Design fc_top, start of the top module:
module fc_top(
	input wire clk,
	input wire rst_n,
	input wire valid_i,
	input wire [9*8-1:0] data_in,
	input wire [9*8-1:0] weight1,
	input wire [9*8-1:0] weight2,
	input wire [31:0] bias,
	output reg valid_o,
	output reg [7:0] data1_o,
	output reg [7:0] data2_o
);
Size: roughly 4400 cells after synthesis, about 350 flip-flops, roughly 270 I/O pins.
export LEC_CHECK = 0
export ABC_AREA = 1
export CAP_MARGIN = 20
export CORE_ASPECT_RATIO = 0.5
export CORE_MARGIN = 2
export CORE_UTILIZATION = 69
export CTS_CLUSTER_DIAMETER = 354
export CTS_CLUSTER_SIZE = 99
export PLACE_DENSITY = 0.39
export SETUP_SLACK_MARGIN = 0.86
export SLEW_MARGIN = 20
export TNS_END_PERCENT = 10
create_clock -name core_clock -period 2.95 [get_ports {clk}]
run.sh (not shown) runs the stock make flow with config.mk's settings and CLKGATE_MAP_FILE=.
The first run stopped in 5_1_grt.
Then changed:
ABC_AREA = default   (was 1)
CORE_ASPECT_RATIO = default   (was 0.5)
CORE_UTILIZATION = 59   (was 69)
CTS_CLUSTER_DIAMETER = default   (was 354)
CTS_CLUSTER_SIZE = default   (was 99)
PLACE_DENSITY = default   (was 0.39)
SETUP_SLACK_MARGIN = 1.3   (was 0.86)
TNS_END_PERCENT = default   (was 10)
clock period = 4.76 ns   (was 2.95 ns; I/O delays follow)
After rerunning: The new run finished with setup timing left; synthesized area goes down by about 10%; synthesized cell count drops by 34%; die size came out higher by 5.4%.
Then changed:
CORE_UTILIZATION = 65   (was 59)
CTS_CLUSTER_DIAMETER = 32   (was default)
HOLD_SLACK_MARGIN = 0.3   (was default)
MAX_ROUTING_LAYER = met4   (was default)
SETUP_SLACK_MARGIN = 1.32   (was 1.3)
clock period = 6.53 ns   (was 4.76 ns; I/O delays follow)
The changed run finished but fails on setup timing. Critical path depth grows by 1. Design area went down slightly. Worst setup slack improved by 1.1 ns. Count of clock-buffer cells in the layout climbs by 32. First-iteration DRC count went up by well over a third. Synthesized area is unchanged.
Then changed:
HOLD_SLACK_MARGIN = default   (was 0.3)
TNS_END_PERCENT = 5   (was default)
Result:
- The changed run finished clean
- synthesized cell count stays the same
- hold slack barely changes
- final cell count goes down by 1.1%
- critical path depth goes down by 3
Then changed:
CORE_UTILIZATION = 40   (was 65)
CTS_CLUSTER_DIAMETER = default   (was 32)
MAX_ROUTING_LAYER = default   (was met4)
PLACE_DENSITY = 0.6   (was default)
SETUP_SLACK_MARGIN = default   (was 1.32)
TNS_END_PERCENT = default   (was 5)
clock period = 7.57 ns   (was 6.53 ns; I/O delays follow)
Effect:
- area after synthesis stays the same
- synthesized cell count is unchanged
Then changed:
CORE_UTILIZATION = 71   (was 40)
CTS_CLUSTER_SIZE = 28   (was default)
PLACE_DENSITY = default   (was 0.6)
PLACE_DENSITY_LB_ADDON = 0.26   (was default)
SETUP_SLACK_MARGIN = 1.2   (was default)
clock period = 8.0 ns   (was 7.57 ns; I/O delays follow)
Effect: The new run produced a clean layout. Final cell count shrinks by about 10%. Routed wire length grows by 3.8%. Die area shrinks by 43%. Clock-buffer cell count shrinks by 4. Cell area shrinks by about 1.6%. Via count grows by 6.9%.

========
The RTL this note starts from:
==> flow/design.v <==
module pe_fc(
		input clk,
		input rst_n,
		input signed [7:0] data_i,
		input signed [7:0] weight_i,
		input signed [15:0] bias_i,
		input en,
		input bias_en,
		input flush,
		output reg signed [31:0] data_o
);
reg signed [15:0] mul;
reg signed [15:0] add;    
always @(posedge clk or negedge rst_n) begin
	if (!rst_n)
		mul <= 0;
	else 
		mul <= data_i * weight_i;
end
always @(*) begin
	if (en)
		add = mul;
	else if (bias_en)
		add = bias_i;
	else
		add = 0;
end
always @(posedge clk or negedge rst_n) begin
	if (!rst_n)
		data_o <= 0;
	else if (flush)
		data_o <= mul;
	else 
		data_o <= data_o + add;
end
endmodule
module fc_top(
	input wire clk,
	input wire rst_n,
	input wire valid_i,
	input wire [9*8-1:0] data_in,
	input wire [9*8-1:0] weight1,
	input wire [9*8-1:0] weight2,
	input wire [31:0] bias,
	output reg valid_o,
	output reg [7:0] data1_o,
	output reg [7:0] data2_o
);
parameter M0 = 4'd11;  
parameter n = 15;  
reg [9*8-1:0] weight1_inst;
reg [9*8-1:0] weight2_inst;
reg [32-1:0]  bias_inst;
wire signed [7:0] input_div [8:0];
wire signed [7:0] weight1_div [8:0];
wire signed [7:0] weight2_div [8:0];
wire signed [15:0] bias1;
wire signed [15:0] bias2;
reg       fc_en;
reg [3:0] cnt;
reg [5:0] num_cnt;
reg pe_en;
reg bias_en;
reg flush;
reg signed [7:0] pe_data;
reg signed [7:0] pe_weight1;
reg signed [7:0] pe_weight2;
wire signed [31:0] data_o_1,data_o_2;
reg signed [35:0] data_big_1, data_big_2;
genvar input_allo;
generate for (input_allo=0; input_allo<9; input_allo=input_allo+1)
	begin: INPUT_ALLOCATION
		assign input_div[input_allo] = data_in[(input_allo+1)*8 -1-:8];	
	end
endgenerate
genvar weight_allo;
generate for (weight_allo=0; weight_allo<9; weight_allo=weight_allo+1)
	begin: WEIGHT_ALLOCATION
		assign weight1_div[weight_allo] = weight1_inst[(weight_allo+1)*8 -1-:8];	
		assign weight2_div[weight_allo] = weight2_inst[(weight_allo+1)*8 -1-:8];	
	end
endgenerate
assign bias1 = bias_inst[15:0];
assign bias2 = bias_inst[31:16];
always @(posedge clk or negedge rst_n) begin
	if (!rst_n)
		weight1_inst <= 0;
	else if (valid_i)
		weight1_inst <= weight1;
end
always @(posedge clk or negedge rst_n) begin
	if (!rst_n)
		weight2_inst <= 0;
	else if (valid_i)
		weight2_inst <= weight2;
end
always @(posedge clk or negedge rst_n) begin
	if (!rst_n)
		bias_inst <= 0;
	else if (valid_i)
		bias_inst <= bias;
end
always @(posedge clk or negedge rst_n) begin
	if (!rst_n)
		fc_en <= 1'b0;
	else if (valid_i)
		fc_en <= 1'b1;
	else if (cnt == 4'd11)
		fc_en <= 1'b0;
end
always @(posedge clk or negedge rst_n) begin
	if (!rst_n)
		cnt <= 0;
	else if (cnt == 4'd12)
		cnt <= 0;
	else if (valid_i | fc_en)
		cnt <= cnt + 1'b1;
end
always @(posedge clk or negedge rst_n) begin
	if (!rst_n)
		num_cnt <= 0;
	else if (num_cnt == 6'd32 && valid_i)
		num_cnt <= 6'd1;
	else if (valid_i)
		num_cnt <= num_cnt + 1'b1;
end
always @(posedge clk or negedge rst_n) begin
	if (!rst_n)
		pe_en <= 1'b0;
	else if ((cnt>= 5'd1) && (cnt<= 5'd9))
		pe_en <= 1'b1;
	else 
		pe_en <= 1'b0;
end
always @(posedge clk or negedge rst_n) begin
	if (!rst_n)
		bias_en <= 1'b0;
	else if ((cnt== 5'd10) && (num_cnt == 6'd1))
		bias_en <= 1'b1;
	else 
		bias_en <= 1'b0;
end
always @(posedge clk or negedge rst_n) begin
	if (!rst_n)
		flush <= 1'b0;
	else if ((cnt== 5'd1) && (num_cnt == 6'd1))
		flush <= 1'b1;
	else 
		flush <= 1'b0;
end
always @(*) begin
	if ((cnt>= 5'd1) && (cnt<= 5'd9))
		pe_data = input_div[cnt-1];
	else
		pe_data = 0;
end
always @(*) begin
	if ((cnt>= 5'd1) && (cnt<= 5'd9))
		pe_weight1 = weight1_div[cnt-1];
	else
		pe_weight1 = 0;
end
always @(*) begin
	if ((cnt>= 5'd1) && (cnt<= 5'd9))
		pe_weight2 = weight2_div[cnt-1];
	else
		pe_weight2 = 0;
end
pe_fc u_pe_fc1(
	.clk(clk),
	.rst_n(rst_n),
	.data_i(pe_data),
	.weight_i(pe_weight1),
	.bias_i(bias1),
	.en(pe_en),
	.bias_en(bias_en),
	.flush(flush),
	.data_o(data_o_1)
);
pe_fc u_pe_fc2(
	.clk(clk),
	.rst_n(rst_n),
	.data_i(pe_data),
	.weight_i(pe_weight2),
	.bias_i(bias2),
	.en(pe_en),
	.bias_en(bias_en),
	.flush(flush),
	.data_o(data_o_2)
);
always @(posedge clk or negedge rst_n) begin
	if (!rst_n)
		data_big_1 <= 0;
	else
		data_big_1 <= data_o_1 * $signed({1'b0, M0});
end
always @(posedge clk or negedge rst_n) begin
	if (!rst_n)
		data_big_2 <= 0;
	else
		data_big_2 <= data_o_2 * $signed({1'b0, M0});
end
always@(posedge clk or negedge rst_n) begin  
	if(!rst_n)
		data1_o <= 0;
	else if((cnt== 5'd12) && (num_cnt == 6'd32)) begin
		if (data_big_1[35])
			data1_o <= (&data_big_1[35:22])?data_big_1[22:15]:8'h80;
		else 
			data1_o <= data_big_1[35:22]?8'h7f:data_big_1[22:15];
	end
end
always@(posedge clk or negedge rst_n) begin  
	if(!rst_n)
		data2_o <= 0;
	else if((cnt== 5'd12) && (num_cnt == 6'd32)) begin
		if (data_big_2[35])
			data2_o <= (&data_big_2[35:22])?data_big_2[22:15]:8'h80;
		else 
			data2_o <= data_big_2[35:22]?8'h7f:data_big_2[22:15];
	end
end
always@(posedge clk or negedge rst_n) begin
	if(!rst_n)
		valid_o <= 1'b0;
	else if (valid_o)
		valid_o <= 1'b0;
	else if ((cnt== 5'd12) && (num_cnt == 6'd32))
		valid_o <= 1'b1;
end
endmodule 
Settings: LEC_CHECK=0, CAP_MARGIN=15, CORE_MARGIN=2, CORE_UTILIZATION=72, CTS_CLUSTER_SIZE=39, SLEW_MARGIN=20; clock period 6.48 ns.
The first run completed, yet does not pass: negative setup slack.
==> next run, changes <==
--- a/flow/config.mk
+++ b/flow/config.mk
@@ -8 +8 @@
-export CAP_MARGIN = 15
+export CAP_MARGIN = 20
@@ -10,2 +10,2 @@
-export CORE_UTILIZATION = 72
-export CTS_CLUSTER_SIZE = 39
+export CORE_UTILIZATION = 40
+export PLACE_DENSITY = 0.6
==> flow/constraint.sdc (replaced) <==
create_clock -name core_clock -period 8.0 [get_ports {clk}]
set_input_delay 1.6000 -clock core_clock [delete_from_list [all_inputs] [get_ports {clk}]]
set_output_delay 1.6000 -clock core_clock [all_outputs]
set_load 0.01 [all_outputs]
Effect: The changed run went through all stages and came out clean. First-iteration DRC count drops by 40%. Core utilization went down by 40 points. Routed wire length came out lower by 9.9%. Synthesized cell count is unchanged. Clock skew rose by 20 ps.
==> next run, changes <==
--- a/flow/config.mk
+++ b/flow/config.mk
@@ -10,2 +10,4 @@
-export CORE_UTILIZATION = 40
-export PLACE_DENSITY = 0.6
+export CORE_UTILIZATION = 69
+export CTS_CLUSTER_DIAMETER = 354
+export CTS_CLUSTER_SIZE = 99
+export PLACE_DENSITY = 0.39
==> flow/constraint.sdc (replaced) <==
create_clock -name core_clock -period 2.95 [get_ports {clk}]
set_input_delay 0.5900 -clock core_clock [delete_from_list [all_inputs] [get_ports {clk}]]
set_output_delay 0.5900 -clock core_clock [all_outputs]
set_load 0.01 [all_outputs]
With this change the flow failed in clock tree synthesis (4_1_cts).
Die size falls by 41%.
Synthesized cell count does not change.
Synthesized area is unchanged.
==> next run, changes <==
--- a/flow/config.mk
+++ b/flow/config.mk
@@ -10,4 +10,3 @@
-export CORE_UTILIZATION = 69
-export CTS_CLUSTER_DIAMETER = 354
-export CTS_CLUSTER_SIZE = 99
-export PLACE_DENSITY = 0.39
+export CORE_UTILIZATION = 61
+export CTS_CLUSTER_DIAMETER = 32
+export SETUP_SLACK_MARGIN = 1.32
==> flow/constraint.sdc (replaced) <==
create_clock -name core_clock -period 6.53 [get_ports {clk}]
set_input_delay 1.3060 -clock core_clock [delete_from_list [all_inputs] [get_ports {clk}]]
set_output_delay 1.3060 -clock core_clock [all_outputs]
set_load 0.01 [all_outputs]
- This time the run went through all stages and came out clean
- die size climbs by 13%
- synthesized area does not change
- synthesized cell count does not change
==> next run, changes <==
--- a/flow/config.mk
+++ b/flow/config.mk
@@ -10,3 +10,2 @@
-export CORE_UTILIZATION = 61
-export CTS_CLUSTER_DIAMETER = 32
-export SETUP_SLACK_MARGIN = 1.32
+export CORE_UTILIZATION = 60
+export PLACE_DENSITY = 0.6
==> flow/constraint.sdc (replaced) <==
create_clock -name core_clock -period 7.57 [get_ports {clk}]
set_input_delay 1.5140 -clock core_clock [delete_from_list [all_inputs] [get_ports {clk}]]
set_output_delay 1.5140 -clock core_clock [all_outputs]
set_load 0.01 [all_outputs]
Result: Synthesized area is unchanged; die size went up by 1.6%; cell count went down by 4.9%; maximum frequency went down by 14%; critical path depth went down by 1; first-iteration DRC count went down by 2.2%; via count went down by 5.6%; worst hold slack is worse by 8.8 ps; setup slack is better by 50 ps.

========
// fc_top: RTL as listed in full above, without the edits since
Settings: LEC_CHECK=0, ABC_AREA=1, CAP_MARGIN=25, CORE_ASPECT_RATIO=1.12, CORE_MARGIN=2, CORE_UTILIZATION=26, CTS_CLUSTER_DIAMETER=61, GPL_TIMING_DRIVEN=0, MAX_ROUTING_LAYER=met4, MIN_ROUTING_LAYER=met2, PLACE_DENSITY=0.66, SETUP_SLACK_MARGIN=0.54, SLEW_MARGIN=30, TNS_END_PERCENT=85; clock period 13.3 ns.
The first run produced a clean layout.
Rerun with:
- ABC_AREA: 1 -> unset
- CAP_MARGIN: 25 -> 20
- CORE_ASPECT_RATIO: 1.12 -> unset
- CORE_UTILIZATION: 26 -> 72
- CTS_CLUSTER_DIAMETER: 61 -> unset
- CTS_CLUSTER_SIZE: unset -> 38
- GPL_TIMING_DRIVEN: 0 -> unset
- MAX_ROUTING_LAYER: met4 -> unset
- MIN_ROUTING_LAYER: met2 -> unset
- PLACE_DENSITY: 0.66 -> unset
- SETUP_SLACK_MARGIN: 0.54 -> unset
- SLEW_MARGIN: 30 -> 20
- TNS_END_PERCENT: 85 -> unset
- clock period: 13.3 -> 5.91 ns (I/O delays scaled with it)
The new run died in 5_1_grt (ODB-0269); area after synthesis went down by 9.6%; synthesized cell count went down by 34%; die area went down by 67%.
Rerun with:
- CTS_CLUSTER_SIZE: 38 -> 39
- PLACE_DENSITY_LB_ADDON: unset -> 0.28
- SETUP_SLACK_MARGIN: unset -> 0.11
- clock period: 5.91 -> 6.42 ns (I/O delays scaled with it)
Outcome: The new run produced a layout that fails on negative setup slack. Synthesized cell count is unchanged. Die area is unchanged. Area after synthesis stays the same.
Rerun with:
- CAP_MARGIN: 20 -> 15
- MAX_ROUTING_LAYER: unset -> met4
- PLACE_DENSITY_LB_ADDON: 0.28 -> 0.01
- SETUP_SLACK_MARGIN: 0.11 -> 1.86
- clock period: 6.42 -> 6.48 ns (I/O delays scaled with it)
The new run aborted during 5_1_grt, error GRT-0232.
Synthesized area is unchanged.
Die area stays the same.
Synthesized cell count stays the same.

========
Setup of rev 12:
// fc_top: RTL as listed in full above, without the edits since
export LEC_CHECK = 0
export ABC_AREA = 0
export CAP_MARGIN = 30
export CORE_ASPECT_RATIO = 1.81
export CORE_MARGIN = 2
export CORE_UTILIZATION = 18
export CTS_CLUSTER_SIZE = 26
export GPL_TIMING_DRIVEN = 1
export MAX_ROUTING_LAYER = met5
export MIN_ROUTING_LAYER = met1
export PLACE_DENSITY_LB_ADDON = 0.16
export SLEW_MARGIN = 35
create_clock -name core_clock -period 4.84 [get_ports {clk}]
In rev 12 the implementation completed, yet the final layout does not meet the checks, the culprit being setup timing.
> inputs changed (rev 12 -> rev 13)
==> flow/config.mk <==
export PLATFORM = sky130hd
export DESIGN_NAME = fc_top
export DESIGN_NICKNAME = fc_top
export VERILOG_FILES = /design/flow/design.v
export SDC_FILE = /design/flow/constraint.sdc
export NUM_CORES = 4
export LEC_CHECK = 0
export CAP_MARGIN = 20
export CORE_MARGIN = 2
export CORE_UTILIZATION = 71
export CTS_CLUSTER_SIZE = 28
export PLACE_DENSITY_LB_ADDON = 0.26
export SETUP_SLACK_MARGIN = -0.43
export SLEW_MARGIN = 20
==> flow/constraint.sdc <==
create_clock -name core_clock -period 5.41 [get_ports {clk}]
set_input_delay 1.0820 -clock core_clock [delete_from_list [all_inputs] [get_ports {clk}]]
set_output_delay 1.0820 -clock core_clock [all_outputs]
set_load 0.01 [all_outputs]
--- outcome ---
In terms of post-synthesis area per instance, rev 12 and rev 13 differ only marginally.
Each of rev 12 and rev 13 falls short of a clean finish.
From the logs: rev 13 reached the end of the flow and failed the layout checks with slew limit, setup timing.
sky130_fd_sc_hd__a222oi_1 as the slowest library cell on the worst path was reported by rev 13, and sky130_fd_sc_hd__fa_1 by rev 12.
Looking at vertical die dimension, rev 13 sits 62% below rev 12.
Against rev 12, rev 13 comes in 2.05 ns higher on shortest period the worst path allows.
Rev 13 — growth of design area from synthesis to finish 9.8 points lower, rev 12 as reference
